## build 16
// comm_top
module comm_top(
  input wire sys_clk,
  input wire sys_clk_rst,
  input wire rst,
  input wire bit_in, 
  output wire bit_out, 
  output wire [7:0] data_trans, 
  output wire [7:0] data_recev 
);
make LEC_CHECK=0 ABC_AREA=1 CAP_MARGIN=20 CORE_MARGIN=2 CORE_UTILIZATION=72 CTS_CLUSTER_DIAMETER=386 CTS_CLUSTER_SIZE=18 PLACE_DENSITY=0.77 SETUP_SLACK_MARGIN=-0.14 SLEW_MARGIN=20 finish   # period 2.35 ns
run.sh (not shown) runs the stock make flow with config.mk's settings and CLKGATE_MAP_FILE=.
The flow for build 16 finished, though final verification flagged setup timing.
diff inputs: build 16 => build 33
- removing CTS_CLUSTER_DIAMETER (formerly 386)
- changing CORE_UTILIZATION from 72 to 40
- removing CTS_CLUSTER_SIZE (formerly 18)
- removing PLACE_DENSITY (formerly 0.77)
- removing ABC_AREA (formerly 1)
- removing SETUP_SLACK_MARGIN (formerly -0.14)
- changing the clock period (ns, I/O delays scaled along) from 2.35 to 10.0
==> comparison <==
- The flow did not stop early for build 33: all stages ran, and the layout cleared the timing, DRC and antenna checks.
- Non-clock buffer count down 82% in build 33 wrt build 16
- NOTE: full die area in build 33 exceeds that of build 16
- Compared with build 16, in build 33 core area saw an increase; post-synthesis simple-gate area fraction lower; sequential cell area in the final layout ~0 delta.
- On power: build 33 sits below build 16.
- Summary of build 33 over build 16: clock-cell share of area shows an increase of 0.64 points; area of the multi-input gates lower; setup TNS after final layout increased by 10.65 ns relative to the old numbers.
- Compared with build 16, build 33 shows filler-free cell count of the finished design that has gone down by more than 10%.
Setup changes, build 33 to build 82
- CTS_CLUSTER_DIAMETER now 144, previously not set
- GPL_ROUTABILITY_DRIVEN now 0, previously not set
- CELL_PAD_IN_SITES_GLOBAL_PLACEMENT now 3, previously not set
- CORE_UTILIZATION now 23, was 40
- SETUP_SLACK_MARGIN now -0.01, previously not set
- TNS_END_PERCENT now 85, previously not set
### Flow results
The final layout from build 82, which completed every stage, passed the timing, DRC and antenna checks at the end of the flow. Build 33 ended with every stage complete and zero timing, DRC or antenna violations. Changes observed in build 82 relative to build 33: die size increased by 72% relative to the old numbers; total placed instance area increased by about 3% relative to the old numbers; layout-stage area growth over the synthesis result increased by 3.7 points relative to the old numbers. Highest clock frequency the design can meet for build 82 is lower than for build 33. Any difference in total of endpoints with negative setup slack in the final report between build 33 and build 82 is small enough to ignore.
diff inputs: build 82 => build 13
- CTS_CLUSTER_DIAMETER now 400, was 144
- CTS_CLUSTER_SIZE now 96, previously not set
- CELL_PAD_IN_SITES_GLOBAL_PLACEMENT no longer set, was 3
- TNS_END_PERCENT no longer set, was 85
- SETUP_SLACK_MARGIN no longer set, was -0.01
- GPL_ROUTABILITY_DRIVEN no longer set, was 0
- PLACE_DENSITY now 0.35, previously not set
- CORE_UTILIZATION now 40, was 23
Notes after the runs:
Between build 13 and build 82, the difference in fraction of power consumed by combinational cells is negligible.
Wire length of the first global-routing pass down 1.9 mm in build 13 wrt build 82
On number of cells traversed by the worst hold path, build 82 tracks build 13 almost exactly.
Switching power as a share of total power delta for build 13 relative to build 82: 1.1 points lower
In the flow results for build 13 and build 82, the clock period minus worst slack is smaller on build 13.
Compared to build 82, build 13 has largest voltage drop on the vdd net about 0.8% lower.
Re total iterations of the first detailed-routing run: no difference whatsoever between build 82 and build 13.
Worst setup slack after layout delta for build 13 relative to build 82: 0.032 ns higher
~same leakage power figure in build 13 and build 82
Build 13 — cell count after placement about 15% lower, build 82 as reference
The following lists how build 65 was set up differently from build 13:
- putting TNS_END_PERCENT at 85 where nothing was set
- swapping 20 for 0 in SLEW_MARGIN
- putting GPL_TIMING_DRIVEN at 0 where nothing was set
- swapping 400 for 144 in CTS_CLUSTER_DIAMETER
- swapping 40 for 23 in CORE_UTILIZATION
- clearing PLACE_DENSITY, which used to be 0.35
- clearing CTS_CLUSTER_SIZE, which used to be 96
- putting GPL_ROUTABILITY_DRIVEN at 1 where nothing was set
- putting CELL_PAD_IN_SITES_GLOBAL_PLACEMENT at 3 where nothing was set
- putting SETUP_SLACK_MARGIN at -0.01 where nothing was set
==> comparison <==
- Build 65 ran to completion and came out clean on the timing, DRC and antenna checks.
- [diff] count of routing violations after the opening detailed-route iteration, build 65 relative to build 13: improvement
- From build 13 to build 65 the numbers moved as follows: wire length of the first global-routing pass saw an increase, utilization after layout went down by 19 points, number of clock-tree buffers in the layout decreased by 2 relative to the old numbers.
- Share of power burned in combinational logic (higher): build 65
- Between build 13 and build 65, the sequential power figures differ only marginally.
- Build 65 — period utilization 0.61 points higher, build 13 as reference
- Fmax, build 65 and build 13, higher one = build 13.
- Fraction of area in registers ended up 2.0 points lower on build 65 than on build 13.
- From build 13 to build 65 the numbers moved as follows: data required time of the critical path shows no meaningful change; number of buffers and inverters on the critical path now sits higher.
[inputs] build 10 vs build 65
- GPL_ROUTABILITY_DRIVEN no longer set, was 1
- GPL_TIMING_DRIVEN no longer set, was 0
- CELL_PAD_IN_SITES_GLOBAL_PLACEMENT no longer set, was 3
- SLEW_MARGIN now 40, was 0
- SETUP_SLACK_MARGIN now 1.98, was -0.01
- CORE_MARGIN now 5, was 2
- TNS_END_PERCENT now 30, was 85
- CTS_CLUSTER_SIZE now 98, previously not set
- CORE_ASPECT_RATIO now 0.5, previously not set
- PLACE_DENSITY now 0.35, previously not set
- CORE_UTILIZATION now 59, was 23
- CAP_MARGIN now 0, was 20
- CTS_CLUSTER_DIAMETER now 324, was 144
Going from build 65 to build 10, wire length has decreased, sequential share of layout area has increased, ratio of final minimum period to clock period has decreased, minimum clock period after layout has decreased, met2 wire length has decreased.
Between build 10 and build 65, it is build 10 whose number of standard-cell rows in the floorplan is lower, by 56%.
Clock distribution power of build 10 falls short of that of build 65 by a little under 10%.
Summary of build 10 over build 65: final area now smaller, total power consumption of the routed design now smaller, chip area now sits lower, relative contribution of the clock network to total power now sits lower.
Power figures rest on the tool's default switching activity, not on a simulated workload.
